Setup of run 1:
Design battleship, start of the top module:
module battleship(
input wire clk,
input wire rst,  
input wire ARDUINO_A0,    
input wire ARDUINO_A1,    
input wire ARDUINO_A2,    
input wire ARDUINO_A3,    
output reg ARDUINO_IO0,   
output reg ARDUINO_IO1,   
output reg ARDUINO_IO2,   
output reg ARDUINO_IO6,   
output reg ARDUINO_IO7,   
output reg ARDUINO_IO8,   
output reg ARDUINO_IO9,   
output reg ARDUINO_IO10,  
output reg ARDUINO_IO11,  
output reg ARDUINO_A4,  
output reg ARDUINO_A5,  
output reg PMOD1_D0_P,  
output reg PMOD1_D0_N,  
output reg PMOD1_D1_P,  
output reg PMOD1_D1_N,  
output reg PMOD1_D2_P,  
output reg PMOD1_D2_N,  
output reg PMOD2_D0_P,  
output reg PMOD2_D0_N,  
output reg PMOD2_D1_P,  
output reg PMOD2_D2_P,  
output reg PMOD2_D2_N,  
output reg PMOD2_D3_P,  
output reg ARDUINO_IO3,   
output reg ARDUINO_IO4,   
output reg ARDUINO_IO5    
);
Size in the first run: about 1500 cells after synthesis, about 190 flip-flops, about 32 I/O pins.
clock: 2.99 ns
lec_check: 0
abc_area: 1
cap_margin: 40
core_margin: 2
core_utilization: 72
cts_cluster_diameter: 81
place_density: 0.35
slew_margin: 20
run.sh (not shown) runs the stock make flow with config.mk's settings and CLKGATE_MAP_FILE=.
[run 1] flow finished | final checks: failed | reasons: setup timing
Modified inputs, run 2 compared to run 1
Settings: CAP_MARGIN: 40 -> 20; CTS_CLUSTER_DIAMETER: 81 -> unset; PLACE_DENSITY: 0.35 -> unset; the clock period (ns, I/O delays scaled along): 2.99 -> 4.21.
### Flow results
- Looking at share of the final layout cell area in sequential cells across run 2 and run 1, the one that comes out lower is run 1.
- Per the final summary, run 2 finished and its layout is clean on timing, DRC and antenna.
- For the cell area, run 2 came in 540 um^2 lower than run 1 did.
- From run 1 to run 2 the numbers moved as follows: detailed-routed wire length on met3 shows a reduction of 23%, average wire per standard cell now smaller, number of buffers inserted for hold repair after clock tree synthesis was more or less identical, layout clock buffer count now smaller, post-synthesis instance area roughly the same.
- The run with more setup slack is run 2; run 1 has less.
- The run with more routed wire is run 1, not run 2.
Setup changes, run 2 to run 3
Settings: an added CTS_CLUSTER_DIAMETER of 79; a change of the clock period (ns, I/O delays scaled along) from 4.21 to 3.41.
Looking at area added between synthesis and finish, run 3 sits 0.30 points higher than run 2 does.
Comparing minimum clock period after layout for run 3 and run 2, the smaller number came from run 3.
Run 3 — combinational-cell power consumption 29% higher, run 2 as reference
Summary of run 3 over run 2: global-route wire length before repair shrank by 1.5 mm, met3 wire length shrank by 3.3%, utilization grew by 0.22 points.
Run 3 ends up with lower met1 global-route usage than run 2 does.
Status: routed wire length parity (run 3, run 2)
> inputs changed (run 3 -> run 4)
Settings: CAP_MARGIN: 20 -> 0; CTS_CLUSTER_DIAMETER: 79 -> 393; CORE_UTILIZATION: 72 -> 68; MAX_ROUTING_LAYER: unset -> met4; ABC_AREA: 1 -> unset; SETUP_SLACK_MARGIN: unset -> 1.01; MIN_ROUTING_LAYER: unset -> met1; CTS_CLUSTER_SIZE: unset -> 36.
--- outcome ---
Layout checks on run 4: not met. Flow itself completed; violations: setup timing.
Fraction of synthesized cell area in xor and xnor cells ends up higher on run 4.
Taking run 3 as the reference, in run 4 synthesized-area fraction occupied by ao, oa, aoi and oai cells rose by 2.8 points; mux cell area share after synthesis rose by 2.0 points.
Routing usage on met3: run 4 > run 3
Re total die area: run 3 and run 4 aren't equal, and the higher value belongs to run 3.
Looking at first element of the critical path, the inputRow[1] result is from run 4; the inputRow[2] one comes from run 3.
Changes observed in run 4 relative to run 3: maximum clock skew at final layout went up 0.0035 ns; share of final layout cell area taken by clock buffers and inverters down 0.60 points; aggregate routed wire length increased by 39% relative to the old numbers.


Starting RTL as in the previous note.
==> flow/config.mk <==
export PLATFORM = sky130hd
export DESIGN_NAME = battleship
export DESIGN_NICKNAME = battleship
export VERILOG_FILES = /design/flow/design.v
export SDC_FILE = /design/flow/constraint.sdc
export NUM_CORES = 4
export LEC_CHECK = 0
export CAP_MARGIN = 20
export CELL_PAD_IN_SITES_DETAIL_PLACEMENT = 1
export CORE_MARGIN = 2
export CORE_UTILIZATION = 27
export CTS_CLUSTER_DIAMETER = 207
export CTS_CLUSTER_SIZE = 65
export GPL_ROUTABILITY_DRIVEN = 1
export HOLD_SLACK_MARGIN = 0.08
export PLACE_DENSITY_LB_ADDON = 0.26
export SETUP_SLACK_MARGIN = 0.87
export SLEW_MARGIN = 20
==> flow/constraint.sdc <==
create_clock -name core_clock -period 2.93 [get_ports {clk}]
set_input_delay 0.5860 -clock core_clock [delete_from_list [all_inputs] [get_ports {clk}]]
set_output_delay 0.5860 -clock core_clock [all_outputs]
set_load 0.01 [all_outputs]
The baseline ran to the end with violations: setup timing.
Change:
Settings changed: ABC_AREA set to 1, CELL_PAD_IN_SITES_DETAIL_PLACEMENT 1 to not set, CORE_UTILIZATION 27 to 63, CTS_CLUSTER_DIAMETER 207 to not set, CTS_CLUSTER_SIZE 65 to not set, GPL_ROUTABILITY_DRIVEN 1 to not set, HOLD_SLACK_MARGIN 0.08 to not set, PLACE_DENSITY_LB_ADDON 0.26 to not set, SETUP_SLACK_MARGIN 0.87 to not set.
Clock period 2.93 ns to 3.28 ns, I/O delays scaled along.
=> With this change the flow produced a clean layout; global-route usage came out higher by 13 points; final area came out lower by 18%; non-clock buffer count came out lower by 164.
Change:
Settings changed: ABC_AREA 1 to not set, CORE_UTILIZATION 63 to 40.
Clock period 3.28 ns to 5.0 ns, I/O delays scaled along.
Wire length shrinks by roughly a tenth.
Synthesized cell count shrinks by about a fifth.
Setup slack gets better by 0.54 ns.
Die area grows by well over a third.
Fmax shrinks by a quarter to a third.
Change:
Settings changed: CORE_ASPECT_RATIO set to 0.5, CORE_UTILIZATION 40 to 71, CTS_CLUSTER_DIAMETER set to 329, CTS_CLUSTER_SIZE set to 98, PLACE_DENSITY set to 0.42.
What happened: The changed run completed with no timing, DRC or antenna violations; via count climbs by 5.4%; power fell by 2.4%; synthesized area stays the same; die area falls by 42%; non-clock buffer count drops by 2; worst setup slack improves by 0.038 ns; cell count fell by 9.6%; clock skew hardly moves; flip-flop count is unchanged.
Change:
Settings changed: CORE_UTILIZATION 71 to 40, PLACE_DENSITY 0.42 to not set.
After rerunning:
- The changed run produced a clean layout
- routed wire length went up by 2.7%
- utilization falls by 34 points
- cell count grows by 11%
- sequential cell count does not change
- fmax goes down by 3.7%
- non-clock buffer count rose by 1
- total power rises by 1.2%


## pepper
Starting RTL as in the previous note.
clock: 2.63 ns
lec_check: 0
abc_area: 1
cap_margin: 35
core_margin: 2
core_utilization: 70
slew_margin: 20
Although it ran to completion, pepper produced a layout that fails the final checks because of negative setup slack.
Changes in cedar relative to pepper:
- swapping 35 for 20 in CAP_MARGIN
- swapping 70 for 40 in CORE_UTILIZATION
- clearing ABC_AREA, which used to be 1
- swapping 2.63 for 2.93 in the clock period (ns, I/O delays scaled along)
## What came out
| cedar | all stages done | FAIL | negative setup slack |
Wire length, pepper and cedar: larger value in pepper
cedar ended up with a higher area growth from synthesis to final layout than pepper did.
Per the comparison of cedar with pepper, via count -2,405; clock distribution area overhead in the final layout level; chip height went up by 27%; number of multi-input logic gates fell 161.
Inputs modified between cedar and onyx:
- CORE_UTILIZATION now 29, was 40
- the clock period (ns, I/O delays scaled along) now 7.92, was 2.93
[summary]
- cedar finished every stage; the final checks, however, were not passed, the failures being negative setup slack.
- onyx was carried through to the last stage, and its layout satisfied the timing, design-rule and antenna checks.
- onyx ended with less design area than cedar.
- Going from cedar to onyx, the first-pass GRT wire length was found to have gone down by 4.2%.
- As far as detailed-routing wirelength on met1 is concerned, cedar and onyx perform about the same.
Relative to onyx, the following input files were edited for juniper:
- swapping 29 for 45 in CORE_UTILIZATION
- putting ABC_AREA at 1 where nothing was set
- swapping 7.92 for 1.76 in the clock period (ns, I/O delays scaled along)
- In juniper the implementation completed, yet the final layout does not meet the checks, the culprit being negative setup slack.
- Yosys-reported design area after synthesis (lower): onyx
- juniper — mux contribution to synthesized area 2.0 points lower, onyx as reference
- The setup slack of juniper is smaller than that of onyx.
- Delta (juniper minus onyx): number of cell rows now sits lower, share of power burned in combinational logic now sits higher.
- Compared to onyx, juniper has overall die width about 16% lower.
- Looking at worst relative slew slack, juniper sits 25 points higher than onyx does.
- onyx reports its worst hold path class as flop to flop while juniper reports primary input to flop.
- Of onyx and juniper, the lower global-route usage over all layers belongs to onyx.


== v38 ==
Starting RTL as in the previous note.
==> flow/config.mk <==
export PLATFORM = sky130hd
export DESIGN_NAME = battleship
export DESIGN_NICKNAME = battleship
export VERILOG_FILES = /design/flow/design.v
export SDC_FILE = /design/flow/constraint.sdc
export NUM_CORES = 4
export LEC_CHECK = 0
export CAP_MARGIN = 20
export CELL_PAD_IN_SITES_GLOBAL_PLACEMENT = 3
export CORE_MARGIN = 2
export CORE_UTILIZATION = 40
export GPL_TIMING_DRIVEN = 0
export SLEW_MARGIN = 35
==> flow/constraint.sdc <==
create_clock -name core_clock -period 5.0 [get_ports {clk}]
set_input_delay 1.0000 -clock core_clock [delete_from_list [all_inputs] [get_ports {clk}]]
set_output_delay 1.0000 -clock core_clock [all_outputs]
set_load 0.01 [all_outputs]
Looking at the reports, v38 completed the entire flow and the layout it produced met the timing, design-rule and antenna checks.
Inputs modified between v38 and v20:
-- flow/config.mk --
<<< v38, line 8
>>> v20, line 8
export ABC_AREA = 1
<<< v38, line 10
export CORE_MARGIN = 2
>>> v20, line 11
export CORE_MARGIN = 10
<<< v38, line 13
>>> v20, line 14
export MIN_ROUTING_LAYER = met2
export PLACE_DENSITY_LB_ADDON = 0.14
<<< v38, line 14
>>> v20, line 17
export TNS_END_PERCENT = 35
==> flow/constraint.sdc <==
create_clock -name core_clock -period 4.3 [get_ports {clk}]
set_input_delay 0.8600 -clock core_clock [delete_from_list [all_inputs] [get_ports {clk}]]
set_output_delay 0.8600 -clock core_clock [all_outputs]
set_load 0.01 [all_outputs]
## What came out
v20 | ERROR | global placement without I/O. The synthesized instance count of v20 exceeds that of v38 by 344. Effective utilization at floorplan essentially unchanged between v20 and v38. Of v20 and v38, v20 shows the higher number of placement rows, with v38 below it.
Inputs modified between v20 and v14:
-- flow/config.mk --
<<< v20, line 10
export CELL_PAD_IN_SITES_GLOBAL_PLACEMENT = 3
export CORE_MARGIN = 10
export CORE_UTILIZATION = 40
export GPL_TIMING_DRIVEN = 0
export MIN_ROUTING_LAYER = met2
export PLACE_DENSITY_LB_ADDON = 0.14
export SLEW_MARGIN = 35
export TNS_END_PERCENT = 35
>>> v14, line 10
export CORE_MARGIN = 2
export CORE_UTILIZATION = 64
export SLEW_MARGIN = 20
==> flow/constraint.sdc <==
create_clock -name core_clock -period 3.28 [get_ports {clk}]
set_input_delay 0.6560 -clock core_clock [delete_from_list [all_inputs] [get_ports {clk}]]
set_output_delay 0.6560 -clock core_clock [all_outputs]
set_load 0.01 [all_outputs]
==> results <==
- v14 closes out successfully: all stages finished, all timing, DRC and antenna checks passed.
- From v14 to v20, adder and majority gate portion of the synthesized area did not move at all.
- From v20 to v14, distinct cell type count after synthesis did not move at all.
- Comparing v14 against v20, there is no change at all in synthesized netlist net count.
- Share of async-settable or async-resettable flops after synthesis: v14 vs v20 — no meaningful difference
- Compared with v20, in v14 count of instantiated cells in the yosys netlist about even; core utilization at floorplan rose 24 points; site row count fell 21%; die footprint fell 47%.
- As far as post-synth design cell area goes, v20 and v14 are indistinguishable; the numbers are identical.
No activity file was given, so power comes from the tool's default toggle rates.
